run A:
## top
module top(
  input  logic         clk,
  input  logic         rst_n,
  input  logic [31:0]  a, b, c, d, e,  
  output logic [63:0]  y  
);
Settings: LEC_CHECK=0, CAP_MARGIN=20, CORE_MARGIN=2, CORE_UTILIZATION=20, SLEW_MARGIN=20; clock period 16.2 ns.
run.sh (not shown) runs the stock make flow with config.mk's settings and CLKGATE_MAP_FILE=.
Edits applied to the flow inputs when going from run A to run B:
Settings: PLACE_DENSITY_LB_ADDON: unset -> 0.24; CORE_UTILIZATION: 20 -> 72; the clock period (ns, I/O delays scaled along): 16.2 -> 8.68.
[summary]
- Post-route fraction of the period consumed by the critical path, run A and run B: larger value in run B
- Every stage of run B finished as expected; the final checks, on the other hand, flagged negative setup slack, which means the layout fails.
- Run A finished all stages; the layout is clean.
- Going from run A to run B, global-route usage higher; sequential share of layout area saw a decrease; area growth from synthesis to layout climbed 4.6 points.
- Compared with run A, in run B clock buffer count went down; DRC violation total after the first TritonRoute iteration went up.
What run C does differently from run B at the input level:
Settings: an added CTS_CLUSTER_DIAMETER of 332; a deleted PLACE_DENSITY_LB_ADDON that had been 0.24; an added CTS_CLUSTER_SIZE of 98; a change of the clock period (ns, I/O delays scaled along) from 8.68 to 6.3.
## What came out
From run B to run C the numbers moved as follows: xor-xnor portion of the synthesized cell area now sits at about the same level, number of buffers created by CTS fell 43, placement-stage worst setup slack lost 1.69 ns.
Run B finished all stages; layout check result: FAIL, due to negative setup slack.
As the logs show, run C stopped at global routing after a tool error, so it never reached the end of the flow.
Input changes introduced in run D (baseline for comparison: run C):
Settings: swapping 72 for 45 in CORE_UTILIZATION; clearing CTS_CLUSTER_SIZE, which used to be 98; clearing CTS_CLUSTER_DIAMETER, which used to be 332; swapping 6.3 for 10.2 in the clock period (ns, I/O delays scaled along).
Notes after the runs:
Per the final summary, run D finished and its layout is clean on timing, DRC and antenna. Between run C and run D, minimum setup slack after placement increased. Comparing run C and run D, the higher H-tree depth reported by CTS was measured on run D. Synthesized cell count: run C vs run D identical. Fraction of the core area occupied by cells at floorplan delta for run D relative to run C: 27 points lower.
Inputs modified between run D and run E:
Settings: putting PLACE_DENSITY_LB_ADDON at 0.01 where nothing was set; swapping 45 for 72 in CORE_UTILIZATION; putting TNS_END_PERCENT at 40 where nothing was set; putting MAX_ROUTING_LAYER at met4 where nothing was set; putting SETUP_SLACK_MARGIN at 2.38 where nothing was set; swapping 10.2 for 8.52 in the clock period (ns, I/O delays scaled along).
Notes after the runs:
- Run E vs run D: final weighted congestion in routability-driven placement up
- Between run D and run E, the flow reports number of placed instances, taps included decreasing by a few percent.
- Number of port buffers came out exactly the same in run D and run E.
- The placed wire-length estimate of run E exceeds that of run D by 34000 um.
- In run E the total setup buffers inserted after CTS turned out 165 higher than in run D.
- Looking at area of the core across run D and run E, the one that comes out higher is run D.
- Die area | run E < run D
- The log for run E ends in global routing with error GRT-0232, so the run never completed.
- Reported for run D and run E, buffer levels on the longest clock path turned out identical to the last digit.
- The run showing the greater initial core utilization is run E.
- Row standard cell area after detailed placement: run E higher / run D lower


top again, from the RTL that the note above started with.
==> flow/design.v (excerpt) <==
module top(
  input  logic         clk,
  input  logic         rst_n,
  input  logic [31:0]  a, b, c, d, e,  
  output logic [63:0]  y  
);
export LEC_CHECK = 0
export ABC_AREA = 1
export CAP_MARGIN = 20
export CORE_MARGIN = 2
export CORE_UTILIZATION = 72
export CTS_CLUSTER_DIAMETER = 332
export CTS_CLUSTER_SIZE = 98
export PLACE_DENSITY = 0.41
export SETUP_SLACK_MARGIN = 1.3
export SLEW_MARGIN = 20
export TNS_END_PERCENT = 10
create_clock -name core_clock -period 6.3 [get_ports {clk}]
The first run died in 4_1_cts, error DPL-0033.
Next try:
ABC_AREA = default   (was 1)
CORE_UTILIZATION = 66   (was 72)
CTS_CLUSTER_DIAMETER = default   (was 332)
CTS_CLUSTER_SIZE = default   (was 98)
PLACE_DENSITY = default   (was 0.41)
SETUP_SLACK_MARGIN = default   (was 1.3)
TNS_END_PERCENT = default   (was 10)
clock period = 8.88 ns   (was 6.3 ns; I/O delays follow)
Outcome: The changed run produced a clean layout; synthesized cell count fell by 27%; die area stays flat; synthesized area drops by 8.2%.
Next try:
CORE_UTILIZATION = 40   (was 66)
MAX_ROUTING_LAYER = met4   (was default)
PLACE_DENSITY = 0.47   (was default)
SLEW_MARGIN = 40   (was 20)
clock period = 11.0 ns   (was 8.88 ns; I/O delays follow)
Effect: The changed run went through all stages and came out clean; area after synthesis stays the same; synthesized cell count does not change; die size rises by 64%; wire length rises by 3.7%; final area falls by 4.8%; global-route usage falls by 12 points.
Next try:
CORE_UTILIZATION = 72   (was 40)
MAX_ROUTING_LAYER = default   (was met4)
PLACE_DENSITY = default   (was 0.47)
PLACE_DENSITY_LB_ADDON = 0.01   (was default)
SLEW_MARGIN = 20   (was 40)
clock period = 8.52 ns   (was 11.0 ns; I/O delays follow)
With this change the flow produced a layout that fails on setup timing.
Setup slack degrades by 0.87 ns.
Die area came out lower by about 44%.
Final cell count came out lower by 5.4%.
Cell area came out higher by about 7%.
Global-route usage came out higher by 19 points.
Clock-buffer cell count came out higher by 2.
Next try:
CORE_ASPECT_RATIO = 0.5   (was default)
CORE_UTILIZATION = 45   (was 72)
CTS_CLUSTER_SIZE = 10   (was default)
PLACE_DENSITY_LB_ADDON = default   (was 0.01)
clock period = 11.0 ns   (was 8.52 ns; I/O delays follow)
The new run passed the timing, design-rule and antenna checks; via count falls by roughly a tenth; routed wire length falls by roughly a tenth; hold slack is worse by 0.050 ns; setup slack is better by 0.92 ns; synthesized cell count is unchanged; synthesized area is unchanged.


top again, from the RTL that the note above started with.
Settings: LEC_CHECK=0, ABC_AREA=1, CAP_MARGIN=20, CORE_MARGIN=2, CORE_UTILIZATION=72, CTS_CLUSTER_DIAMETER=332, CTS_CLUSTER_SIZE=98, PLACE_DENSITY=0.41, SLEW_MARGIN=20, TNS_END_PERCENT=10; clock period 6.3 ns.
The first run stopped in clock tree synthesis, error DPL-0033.
Edit:
--- a/flow/config.mk
+++ b/flow/config.mk
@@ -7,3 +7,2 @@
 export LEC_CHECK = 0
-export ABC_AREA = 1
 export CAP_MARGIN = 20
@@ -11,6 +10,6 @@
 export CORE_UTILIZATION = 72
-export CTS_CLUSTER_DIAMETER = 332
-export CTS_CLUSTER_SIZE = 98
+export CTS_CLUSTER_DIAMETER = 400
+export CTS_CLUSTER_SIZE = 97
 export PLACE_DENSITY = 0.41
+export SETUP_SLACK_MARGIN = 1.27
 export SLEW_MARGIN = 20
-export TNS_END_PERCENT = 10
==> flow/constraint.sdc (replaced) <==
create_clock -name core_clock -period 5.69 [get_ports {clk}]
set_input_delay 1.1380 -clock core_clock [delete_from_list [all_inputs] [get_ports {clk}]]
set_output_delay 1.1380 -clock core_clock [all_outputs]
set_load 0.01 [all_outputs]
What happened:
- With this change the flow failed in global routing
- die area goes down by 8.1%
- synthesized area goes down by 8.2%
- synthesized cell count goes down by 27%
Edit:
--- a/flow/config.mk
+++ b/flow/config.mk
@@ -9,7 +9,3 @@
 export CORE_MARGIN = 2
-export CORE_UTILIZATION = 72
-export CTS_CLUSTER_DIAMETER = 400
-export CTS_CLUSTER_SIZE = 97
-export PLACE_DENSITY = 0.41
-export SETUP_SLACK_MARGIN = 1.27
+export CORE_UTILIZATION = 37
 export SLEW_MARGIN = 20
==> flow/constraint.sdc (replaced) <==
create_clock -name core_clock -period 10.2 [get_ports {clk}]
set_input_delay 2.0400 -clock core_clock [delete_from_list [all_inputs] [get_ports {clk}]]
set_output_delay 2.0400 -clock core_clock [all_outputs]
set_load 0.01 [all_outputs]
After rerunning: The new run ran to the end with no violations; die area climbs by well over a third; synthesized area stays the same; synthesized cell count does not change.
Edit:
--- a/flow/config.mk
+++ b/flow/config.mk
@@ -7,5 +7,5 @@
 export LEC_CHECK = 0
-export CAP_MARGIN = 20
+export CAP_MARGIN = 15
 export CORE_MARGIN = 2
-export CORE_UTILIZATION = 37
+export CORE_UTILIZATION = 72
 export SLEW_MARGIN = 20
==> flow/constraint.sdc (replaced) <==
create_clock -name core_clock -period 7.68 [get_ports {clk}]
set_input_delay 1.5360 -clock core_clock [delete_from_list [all_inputs] [get_ports {clk}]]
set_output_delay 1.5360 -clock core_clock [all_outputs]
set_load 0.01 [all_outputs]
Result:
- With this change the flow aborted during global routing on ODB-0269
- die area goes down by well over a third
- synthesized area is unchanged
- synthesized cell count does not change
Edit:
--- a/flow/config.mk
+++ b/flow/config.mk
@@ -7,5 +7,5 @@
 export LEC_CHECK = 0
-export CAP_MARGIN = 15
+export CAP_MARGIN = 20
 export CORE_MARGIN = 2
-export CORE_UTILIZATION = 72
+export CORE_UTILIZATION = 39
 export SLEW_MARGIN = 20
==> flow/constraint.sdc (replaced) <==
create_clock -name core_clock -period 16.2 [get_ports {clk}]
set_input_delay 3.2400 -clock core_clock [delete_from_list [all_inputs] [get_ports {clk}]]
set_output_delay 3.2400 -clock core_clock [all_outputs]
set_load 0.01 [all_outputs]
The new run produced a clean layout.
Synthesized area stays the same.
Die size increases by 84%.
Synthesized cell count stays the same.


## north
The RTL this note starts from:
==> flow/design.v <==
module top(
  input  logic         clk,
  input  logic         rst_n,
  input  logic [31:0]  a, b, c, d, e,  
  output logic [63:0]  y  
);
logic [63:0] mul1_reg, mul2_reg;    
logic [63:0] mul3_reg;             
logic [63:0] sum1_reg;             
logic [63:0] sum2_reg;             
logic [63:0] final_result_reg;    
always_ff @(posedge clk or negedge rst_n) begin
  if (!rst_n) begin
    mul1_reg <= '0;
    mul2_reg <= '0;
  end else begin
    mul1_reg <= a * b;    
    mul2_reg <= c * d;    
  end
end
always_ff @(posedge clk or negedge rst_n) begin
  if (!rst_n) begin
    mul3_reg <= '0;
  end else begin
    mul3_reg <= mul1_reg[31:0] * e;  
  end
end
always_ff @(posedge clk or negedge rst_n) begin
  if (!rst_n) begin
    sum1_reg <= '0;
  end else begin
    sum1_reg <= mul1_reg + mul2_reg;
  end
end
always_ff @(posedge clk or negedge rst_n) begin
  if (!rst_n) begin
    sum2_reg <= '0;
  end else begin
    sum2_reg <= sum1_reg + mul3_reg;
  end
end
always_ff @(posedge clk or negedge rst_n) begin
  if (!rst_n) begin
    final_result_reg <= '0;
  end else begin
    if (|a)  
      final_result_reg <= sum2_reg + sum1_reg;
    else
      final_result_reg <= sum2_reg - mul2_reg;
  end
end
(* IOB="TRUE" *)
always_ff @(posedge clk or negedge rst_n) begin
  if (!rst_n) begin
    y <= '0;
  end else begin
    y <= final_result_reg;
  end
end
endmodule
make LEC_CHECK=0 CAP_MARGIN=30 CELL_PAD_IN_SITES_DETAIL_PLACEMENT=1 CELL_PAD_IN_SITES_GLOBAL_PLACEMENT=1 CORE_ASPECT_RATIO=1.12 CORE_MARGIN=2 CORE_UTILIZATION=58 CTS_CLUSTER_DIAMETER=141 GPL_ROUTABILITY_DRIVEN=1 GPL_TIMING_DRIVEN=0 MIN_ROUTING_LAYER=met2 PLACE_DENSITY_LB_ADDON=0.25 SLEW_MARGIN=15 finish   # period 9.93 ns
FAIL north @ global routing (5_1_grt): tool exited with error
--- input diff north..south ---
Settings: GPL_TIMING_DRIVEN removed (was 0); CAP_MARGIN changed from 30 to 20; PLACE_DENSITY_LB_ADDON removed (was 0.25); ABC_AREA newly set to 0; CTS_CLUSTER_DIAMETER changed from 141 to 256; CORE_UTILIZATION changed from 58 to 66; CORE_ASPECT_RATIO removed (was 1.12); GPL_ROUTABILITY_DRIVEN removed (was 1); CELL_PAD_IN_SITES_GLOBAL_PLACEMENT removed (was 1); TNS_END_PERCENT newly set to 45; MIN_ROUTING_LAYER removed (was met2); CELL_PAD_IN_SITES_DETAIL_PLACEMENT removed (was 1); the clock period (ns, I/O delays scaled along) changed from 9.93 to 14.4.
Findings:
Both conditions hold for south: the flow ran to the end and the final layout passed the timing, design-rule and antenna checks. Comparing north with south, the mean post-synth cell area came out essentially unchanged. north → south: post-cts repair resize count fell by 671, post-synthesis cell count from yosys stayed essentially flat, pre-CTS setup slack rose by 4.38 ns, height of the die fell by 11%. south vs north: fraction of the core area occupied by cells at floorplan up.
Modified inputs, east compared to south
Settings: CORE_UTILIZATION: 66 -> 58; SLEW_MARGIN: 15 -> 20; ABC_AREA: 0 -> unset; TNS_END_PERCENT: 45 -> unset; CTS_CLUSTER_DIAMETER: 256 -> unset; SETUP_SLACK_MARGIN: unset -> 2.07; the clock period (ns, I/O delays scaled along): 14.4 -> 8.09.
## What came out
east completed end to end; final checks failed (negative setup slack).
Cell count on east is up relative to south.
east vs. south: chip area saw an increase, worst setup slack saw a decrease.
south → east: core utilization picked up an extra 1.7 points; total wire length after detailed routing picked up an extra 46000 um; share of the cycle needed by the critical path after routing picked up an extra 23 points.
Relative to east, the following input files were edited for west:
Settings: clearing SETUP_SLACK_MARGIN, which used to be 2.07; swapping 58 for 45 in CORE_UTILIZATION; swapping 8.09 for 11.0 in the clock period (ns, I/O delays scaled along).
==> comparison <==
- west: full flow OK, the timing, design-rule and antenna checks passed
- Changes observed in west relative to east: routed wire length fell 77000 um; worst endpoint data arrival time rose 1.78 ns; standard-cell row count rose about 14%; final design instance area without fill fell 12%.
- Comparing west and east, the higher total half-perimeter wirelength after legalization and detailed placement was measured on east.
- As far as yosys-reported design area after synthesis is concerned, west and east perform about the same.
- In west the final clock skew turned out 0.035 ns higher than in east.
- Re worst-case setup margin in the final layout: west is 1.08 ns up on east.


Starts from the design.v that is shown in full above.
==> flow/config.mk <==
export PLATFORM = sky130hd
export DESIGN_NAME = top
export DESIGN_NICKNAME = top
export VERILOG_FILES = /design/flow/design.v
export SDC_FILE = /design/flow/constraint.sdc
export NUM_CORES = 4
export LEC_CHECK = 0
export ABC_AREA = 1
export CAP_MARGIN = 20
export CORE_MARGIN = 2
export CORE_UTILIZATION = 72
export CTS_CLUSTER_DIAMETER = 218
export PLACE_DENSITY_LB_ADDON = 0.19
export SLEW_MARGIN = 15
export TNS_END_PERCENT = 30
==> flow/constraint.sdc <==
create_clock -name core_clock -period 8.16 [get_ports {clk}]
set_input_delay 1.6320 -clock core_clock [delete_from_list [all_inputs] [get_ports {clk}]]
set_output_delay 1.6320 -clock core_clock [all_outputs]
set_load 0.01 [all_outputs]
The starting point produced a clean layout.
Then changed:
--- a/flow/config.mk
+++ b/flow/config.mk
@@ -8 +8 @@
-export ABC_AREA = 1
+export ABC_AREA = 0
@@ -10,2 +10,2 @@
-export CORE_MARGIN = 2
-export CORE_UTILIZATION = 72
+export CORE_MARGIN = 7
+export CORE_UTILIZATION = 66
@@ -13 +12,0 @@
-export PLACE_DENSITY_LB_ADDON = 0.19
==> flow/constraint.sdc (replaced) <==
create_clock -name core_clock -period 14.4 [get_ports {clk}]
set_input_delay 2.8800 -clock core_clock [delete_from_list [all_inputs] [get_ports {clk}]]
set_output_delay 2.8800 -clock core_clock [all_outputs]
set_load 0.01 [all_outputs]
Effect:
- area after synthesis falls by 8.2%
- via count shrinks by 24%
- global-route usage fell by 12 points
- final area decreases by 13%
- clock skew falls by 0.051 ns
- worst setup slack gains 2.7 ns
- sequential cell count stays the same
Then changed:
--- a/flow/config.mk
+++ b/flow/config.mk
@@ -10 +10 @@
-export CORE_MARGIN = 7
+export CORE_MARGIN = 2
@@ -12 +12,2 @@
-export CTS_CLUSTER_DIAMETER = 218
+export CTS_CLUSTER_DIAMETER = 216
+export SETUP_SLACK_MARGIN = 2.41
Effect: The new run produced a clean layout; die size falls by a few percent; final area is about the same; maximum frequency hardly moves; setup slack is worse by 0.0050 ns.
